==> trial 9 <==
// cnn_layer1
module cnn_layer1 (
    input          clk,
    input          reset,
    input  [15:0]  pxl_in,
    input          i_data_valid,
    input  [143:0] i_kernel_data,
    output [15:0]  conv_out,
    output         conv_valid,
    output [15:0]  pool_out,
    output         pool_valid
);
clock: 5.4 ns
lec_check: 0
cap_margin: 5
cell_pad_in_sites_detail_placement: 0
cell_pad_in_sites_global_placement: 0
core_aspect_ratio: 1.09
core_margin: 2
core_utilization: 66
cts_cluster_size: 78
max_routing_layer: met4
slew_margin: 20
run.sh (not shown) runs the stock make flow with config.mk's settings and CLKGATE_MAP_FILE=.
==> inputs of trial 68, as changes to trial 9 <==
==> flow/config.mk (replaced) <==
export PLATFORM = sky130hd
export DESIGN_NAME = cnn_layer1
export DESIGN_NICKNAME = cnn_layer1
export VERILOG_FILES = /design/flow/design.v
export SDC_FILE = /design/flow/constraint.sdc
export NUM_CORES = 4
export LEC_CHECK = 0
export CAP_MARGIN = 20
export CORE_MARGIN = 2
export CORE_UTILIZATION = 70
export CTS_CLUSTER_DIAMETER = 234
export CTS_CLUSTER_SIZE = 15
export SLEW_MARGIN = 20
==> flow/constraint.sdc (replaced) <==
create_clock -name core_clock -period 5.31 [get_ports {clk}]
set_input_delay 1.0620 -clock core_clock [delete_from_list [all_inputs] [get_ports {clk}]]
set_output_delay 1.0620 -clock core_clock [all_outputs]
set_load 0.01 [all_outputs]
==> flow_metrics.py <==
# Synthesis and PnR figures
metrics = {
    "run_status": {
        "outcome": "complete, but fails checks",
        "so_faults": "negative setup slack",
    },
    "sta": {
        "finalSetupViolations": 74,
        "slew_headroom_pct": 28.3,
        "fin_ws_ns": -0.959,
    },
}
[end of results for trial 68]
==> flow_metrics.py <==
# Synthesis and PnR figures
metrics = {
    "grt": {
        "grtUsageTotal_pct": 36.7,
    },
    "sta": {
        "fin_ws_ns": -0.644,
        "slew_headroom_pct": 25.1,
        "finalSetupViolations": 60,
    },
    "run_status": {
        "outcome": "complete, but fails checks",
        "so_faults": "negative setup slack",
    },
    "placement": {
        "place_ws_ns": -1.90,
    },
}
[end of results for trial 9]

==> inputs of delta <==
==> flow/design.v <==
`timescale 1ns / 1ps
module mac(
    input [15:0] in,
    input [15:0] w,
    input [15:0] b,
    output [15:0] out
    );
wire [15:0] d;
assign d = w * in;
assign out = d + b;
endmodule
`timescale 1ns / 1ps
module mux(
    input [15:0] A,
    input [15:0] B,
    input reset,
    input sel,
    output reg [15:0] out
    );
    always @(*) begin
        if(reset)
            out =0;
        else begin
            if(sel)
                out=A;
            else
                out=B;
        end
    end
endmodule
`timescale 1ns / 1ps
module register(
    input clk,
    input reset,
    input [15:0] in,
    output [15:0] out
    );
reg [15:0] data;
assign out[15:0] = data[15:0];
always @(posedge clk) begin
	if (reset) begin
		data[15:0] <= 16'b0000000000000000;
	end
	else begin
		data[15:0] <= in[15:0];
	end
end
endmodule
`timescale 1ns / 1ps
module shift_reg #(
    parameter pool=0,
    parameter M=28,
    parameter P=2,
    parameter K=3
)
(
  input clk,
  input reset,
  input [15:0] data_in,
  output [15:0] data_out
);
localparam D = (pool)?M-P+1:M-K;
reg [D-1:0] hr_0; reg [D-1:0] hr_1; reg [D-1:0] hr_2; reg [D-1:0] hr_3;
reg [D-1:0] hr_4; reg [D-1:0] hr_5; reg [D-1:0] hr_6; reg [D-1:0] hr_7;
reg [D-1:0] hr_8; reg [D-1:0] hr_9; reg [D-1:0] hr_10; reg [D-1:0] hr_11;
reg [D-1:0] hr_12; reg [D-1:0] hr_13; reg [D-1:0] hr_14; reg [D-1:0] hr_15;
always @ (posedge clk) begin
    if(reset) begin
        hr_0 [D-1:0] <= 0;
        hr_1 [D-1:0] <= 0;
        hr_2 [D-1:0] <= 0;
        hr_3 [D-1:0] <= 0;
        hr_4 [D-1:0] <= 0;
        hr_5 [D-1:0] <= 0;
        hr_6 [D-1:0] <= 0;
        hr_7 [D-1:0] <= 0;
        hr_8 [D-1:0] <= 0;
        hr_9 [D-1:0] <= 0;
        hr_10 [D-1:0] <=0;
        hr_11 [D-1:0] <= 0;
        hr_12 [D-1:0] <= 0;
        hr_13 [D-1:0] <= 0;
        hr_14 [D-1:0] <= 0;
        hr_15 [D-1:0] <= 0;
    end
    else begin
        hr_0 [D-1:0] <= {hr_0[D-2:0], data_in[0]};
        hr_1 [D-1:0] <= {hr_1[D-2:0], data_in[1]};
        hr_2 [D-1:0] <= {hr_2[D-2:0], data_in[2]};
        hr_3 [D-1:0] <= {hr_3[D-2:0], data_in[3]};
        hr_4 [D-1:0] <= {hr_4[D-2:0], data_in[4]};
        hr_5 [D-1:0] <= {hr_5[D-2:0], data_in[5]};
        hr_6 [D-1:0] <= {hr_6[D-2:0], data_in[6]};
        hr_7 [D-1:0] <= {hr_7[D-2:0], data_in[7]};
        hr_8 [D-1:0] <= {hr_8[D-2:0], data_in[8]};
        hr_9 [D-1:0] <= {hr_9[D-2:0], data_in[9]};
        hr_10 [D-1:0] <= {hr_10[D-2:0], data_in[10]};
        hr_11 [D-1:0] <= {hr_11[D-2:0], data_in[11]};
        hr_12 [D-1:0] <= {hr_12[D-2:0], data_in[12]};
        hr_13 [D-1:0] <= {hr_13[D-2:0], data_in[13]};
        hr_14 [D-1:0] <= {hr_14[D-2:0], data_in[14]};
        hr_15 [D-1:0] <= {hr_15[D-2:0], data_in[15]};
    end
end
assign data_out[0] = hr_0[D-1]; assign data_out[1] = hr_1[D-1];
assign data_out[2] = hr_2[D-1]; assign data_out[3] = hr_3[D-1];
assign data_out[4] = hr_4[D-1]; assign data_out[5] = hr_5[D-1];
assign data_out[6] = hr_6[D-1]; assign data_out[7] = hr_7[D-1];
assign data_out[8] = hr_8[D-1]; assign data_out[9] = hr_9[D-1];
assign data_out[10] = hr_10[D-1]; assign data_out[11] = hr_11[D-1];
assign data_out[12] = hr_12[D-1]; assign data_out[13] = hr_13[D-1];
assign data_out[14] = hr_14[D-1]; assign data_out[15] = hr_15[D-1];
endmodule
`timescale 1ns / 1ps
module max_data(
    input [15:0] A,
    input [15:0] B,
    output reg [15:0] Y
    );
    always @(*) begin
        if(A>B)
            Y = A;
        else
            Y = B;
    end
endmodule
`timescale 1ns / 1ps
module conv_final #(
	parameter N=28,
	parameter M=28,
	parameter K=3,
	parameter P=2,
	parameter P_stride=2,
	parameter K_stride=2,
	parameter pool=0
) (
    	input clk,
    	input reset,
    	input [15:0] pxl_in,
		input i_data_valid,
		input [(K*K*16)-1:0]i_kernel_data,
   		output [15:0] pxl_out,
		output reg o_data_valid
    );
	wire [15:0] reg_00,reg_01,reg_02,sr_0;
	wire[15:0] reg_10, reg_11,reg_12,sr_1;
	wire[15:0] reg_20, reg_21,reg_22;
	wire [15:0] wire_00; wire [15:0] wire_01; wire [15:0] wire_02;
	wire [15:0] wire_10; wire [15:0] wire_11; wire [15:0] wire_12;
	wire [15:0] wire_20; wire [15:0] wire_21; wire [15:0] wire_22;
	wire signed [15:0] kernel [(K*K)-1:0];
	genvar i;
	generate
		for(i=0;i<(K*K);i=i+1) begin
			assign kernel[i] = i_kernel_data[16*(i)+:16];
		end
	endgenerate
	wire sel_1,sel_2,sel_3;
	wire [15:0] out_1,out_2,out_3,out_4,out_5,out_6,out_7,out_8,out_9;
	mux M1 (.A(pxl_in),.B(16'd0),.reset(reset),.sel(sel_1),.out(out_1));
	mac mac_00(out_1, kernel[0], 16'd0, wire_00);
	register r_00(clk, reset, wire_00, reg_00); 
	mux M2 (.A(pxl_in),.B(16'd0),.reset(reset),.sel(sel_2),.out(out_2));
	mac mac_01(out_2, kernel[1], reg_00, wire_01); 
	register r_01(clk, reset, wire_01, reg_01); 
	mux M3 (.A(pxl_in),.B(16'd0),.reset(reset),.sel(sel_3),.out(out_3));
	mac mac_02(out_3, kernel[2], reg_01, wire_02); 
	register r_02(clk, reset, wire_02, reg_02); 
	shift_reg #(.pool(0),.M(M),.K(K),.P(P)) row_1(.clk(clk),.reset(reset), .data_in(reg_02), .data_out(sr_0));
	mux M4 (.A(pxl_in),.B(16'd0),.reset(reset),.sel(sel_1),.out(out_4));
	mac mac_10(out_4, kernel[3], sr_0, wire_10); 
	register r_10(clk, reset, wire_10, reg_10); 
	mux M5 (.A(pxl_in),.B(16'd0),.reset(reset),.sel(sel_2),.out(out_5));
	mac mac_11(out_5, kernel[4], reg_10, wire_11); 
	register r_11(clk, reset, wire_11, reg_11); 
	mux M6 (.A(pxl_in),.B(16'd0),.reset(reset),.sel(sel_3),.out(out_6));
	mac mac_12(out_6, kernel[5], reg_11, wire_12); 
	register r_12(clk, reset, wire_12, reg_12); 
	shift_reg #(.pool(0),.M(M),.K(K),.P(P)) row_2(.clk(clk),.reset(reset), .data_in(reg_12), .data_out(sr_1));
	mux M7 (.A(pxl_in),.B(16'd0),.reset(reset),.sel(sel_1),.out(out_7));
	mac mac_20(out_7, kernel[6], sr_1, wire_20); 
	register r_20(clk, reset, wire_20, reg_20); 
	mux M8 (.A(pxl_in),.B(16'd0),.reset(reset),.sel(sel_2),.out(out_8));
	mac mac_21(out_8, kernel[7], reg_20, wire_21); 
	register r_21(clk, reset, wire_21, reg_21); 
	mux M9 (.A(pxl_in),.B(16'd0),.reset(reset),.sel(sel_3),.out(out_9));
	mac mac_22(out_9, kernel[8], reg_21, wire_22); 
	register r_22(clk, reset, wire_22, reg_22); 
	assign pxl_out = reg_22;	
	reg [9:0] counter;
	reg [$clog2(M)-1:0] col;
	reg [$clog2(M*M)-1:0] count_valid;
	always @(posedge clk) begin
		if ((reset == 1) | (!i_data_valid)) begin
			counter <= 0;
			col <= 0;
		end else begin
			counter <= counter + 1;
			if (col == M-1)
				col <= 0;
			else
				col <= col + 1;
		end
	end
	always @(posedge clk) begin
		if(reset) begin
		    count_valid <= 0;
			o_data_valid <= 1'b0;
		end
		else begin
			if(o_data_valid) begin
				count_valid <= count_valid+1;
				if(count_valid == (M*M)-1) begin
				    o_data_valid <= 1'b0;
				    count_valid <= 0;
				end
			end
			else if (i_data_valid && (counter == ((M*(K-1))/2)+((K-1)/2))) begin
				o_data_valid <= 1'b1;
			end
		end
	end
	assign sel_1 = i_data_valid & (col != M-1);
	assign sel_2 = i_data_valid;
	assign sel_3 = i_data_valid & (col != 0);
endmodule
`timescale 1ns / 1ps
module max_pooling #(
    parameter N=28,
	parameter M=28,
	parameter K=3,
	parameter P=2,
	parameter P_stride=2,
	parameter K_stride=2,
	parameter pool=1
    ) (
        input clk,
        input reset,
        input [15:0] pixel_in,
        input i_data_valid,
        output [15:0] o_max_pooled_pixel,
        output o_data_valid
    );
    wire [15:0] wire_1,reg1,sr_out,wire_2,reg2;
    register R1 (.clk(clk),.reset(reset),.in(pixel_in),.out(reg1));
    max_data M1(.A(pixel_in),.B(reg1),.Y(wire_1));
    shift_reg #(.M(M),.K(K),.pool(pool),.P(P)) LD1 (.clk(clk),.reset(reset),.data_in(wire_1),.data_out(sr_out));
    max_data M2(.A(sr_out),.B(pixel_in),.Y(wire_2));
    register R2 (.clk(clk),.reset(reset),.in(wire_2),.out(reg2));
    max_data M3(.A(pixel_in),.B(reg2),.Y(o_max_pooled_pixel));
    reg [$clog2(M)-1:0] col;
    reg row_odd;
    always@(posedge clk) begin
        if(reset | !(i_data_valid)) begin
            col <= 0;
            row_odd <= 1'b0;
        end
        else begin
            if(col == M-1) begin
                col <= 0;
                row_odd <= ~row_odd;
            end
            else begin
                col <= col+1;
            end
        end
    end
    assign o_data_valid = i_data_valid & row_odd & col[0];
endmodule
`timescale 1ns / 1ps
module cnn_layer1 (
    input          clk,
    input          reset,
    input  [15:0]  pxl_in,
    input          i_data_valid,
    input  [143:0] i_kernel_data,
    output [15:0]  conv_out,
    output         conv_valid,
    output [15:0]  pool_out,
    output         pool_valid
);
    conv_final #(
        .N(28), .M(28), .K(3), .P(2), .P_stride(2), .K_stride(1), .pool(0)
    ) C1 (
        .clk(clk),
        .reset(reset),
        .pxl_in(pxl_in),
        .i_data_valid(i_data_valid),
        .i_kernel_data(i_kernel_data),
        .pxl_out(conv_out),
        .o_data_valid(conv_valid)
    );
    max_pooling #(
        .N(28), .M(28), .K(3), .P(2), .P_stride(2), .K_stride(1), .pool(1)
    ) MP1 (
        .clk(clk),
        .reset(reset),
        .pixel_in(conv_out),
        .i_data_valid(conv_valid),
        .o_max_pooled_pixel(pool_out),
        .o_data_valid(pool_valid)
    );
endmodule
==> flow/run.sh <==
#!/bin/bash
# the make line also repeats each setting of config.mk as NAME=value (left out here)
make -C /OpenROAD-flow-scripts/flow DESIGN_CONFIG=/design/flow/config.mk WORK_HOME=/design/flow/orfs CLKGATE_MAP_FILE= finish
==> flow/config.mk <==
export PLATFORM = sky130hd
export DESIGN_NAME = cnn_layer1
export DESIGN_NICKNAME = cnn_layer1
export VERILOG_FILES = /design/flow/design.v
export SDC_FILE = /design/flow/constraint.sdc
export NUM_CORES = 4
export LEC_CHECK = 0
export CAP_MARGIN = 20
export CORE_MARGIN = 2
export CORE_UTILIZATION = 66
export CTS_CLUSTER_SIZE = 57
export SLEW_MARGIN = 20
==> flow/constraint.sdc <==
create_clock -name core_clock -period 5.26 [get_ports {clk}]
set_input_delay 1.0520 -clock core_clock [delete_from_list [all_inputs] [get_ports {clk}]]
set_output_delay 1.0520 -clock core_clock [all_outputs]
set_load 0.01 [all_outputs]
==> ember: changes against delta <==
- CORE_UTILIZATION: 66 -> 40
- CTS_CLUSTER_SIZE: 57 -> default
==> flow/constraint.sdc (replaced) <==
create_clock -name core_clock -period 4.76 [get_ports {clk}]
set_input_delay 0.9520 -clock core_clock [delete_from_list [all_inputs] [get_ports {clk}]]
set_output_delay 0.9520 -clock core_clock [all_outputs]
set_load 0.01 [all_outputs]
==> willow: changes against delta <==
- ABC_AREA: default -> 1
- CORE_UTILIZATION: 66 -> 65
- CTS_CLUSTER_SIZE: 57 -> default
- PLACE_DENSITY: default -> 0.38
==> flow/constraint.sdc (replaced) <==
create_clock -name core_clock -period 5.67 [get_ports {clk}]
set_input_delay 1.1340 -clock core_clock [delete_from_list [all_inputs] [get_ports {clk}]]
set_output_delay 1.1340 -clock core_clock [all_outputs]
set_load 0.01 [all_outputs]
==> reports/qor.json <==
{
  "power": {
    "power_report.internal_total_mw": 19.83
  },
  "clock_network": {
    "post-cts-setup-buffer-count": 98
  },
  "timing": {
    "setup_viol_count_final": 38,
    "setup_slack_ps": -414.5
  },
  "outcome": {
    "outcome": "finished with violations",
    "violations": "negative setup slack"
  },
  "place": {
    "place.detailed.instances": 12546
  },
  "global_routing": {
    "groute.layer.met1.usage_pct": 49.63
  }
}
That was willow.
==> reports/qor.json <==
{
  "power": {
    "power_report.internal_total_mw": 24.61
  },
  "timing": {
    "setup_slack_ps": -1301,
    "setup_viol_count_final": 86
  },
  "layout": {
    "num-nonclk-buffers": 992,
    "postLayoutCellArea_um2": 98170
  },
  "place": {
    "place.detailed.instances": 11312
  },
  "clock_network": {
    "tritoncts": "yes",
    "post-cts-setup-buffer-count": 65
  },
  "synth": {
    "synthAoiAreaFrac_pct": 2.031
  },
  "outcome": {
    "outcome": "finished with violations",
    "violations": "negative setup slack"
  }
}
That was ember.
==> reports/qor.json <==
{
  "timing": {
    "setup_slack_ps": -829.0,
    "setup_viol_count_final": 66
  },
  "power": {
    "power_report.internal_total_mw": 22.69
  },
  "outcome": {
    "outcome": "finished with violations",
    "violations": "negative setup slack"
  }
}
That was delta.
Power and IR drop assume default switching activity.
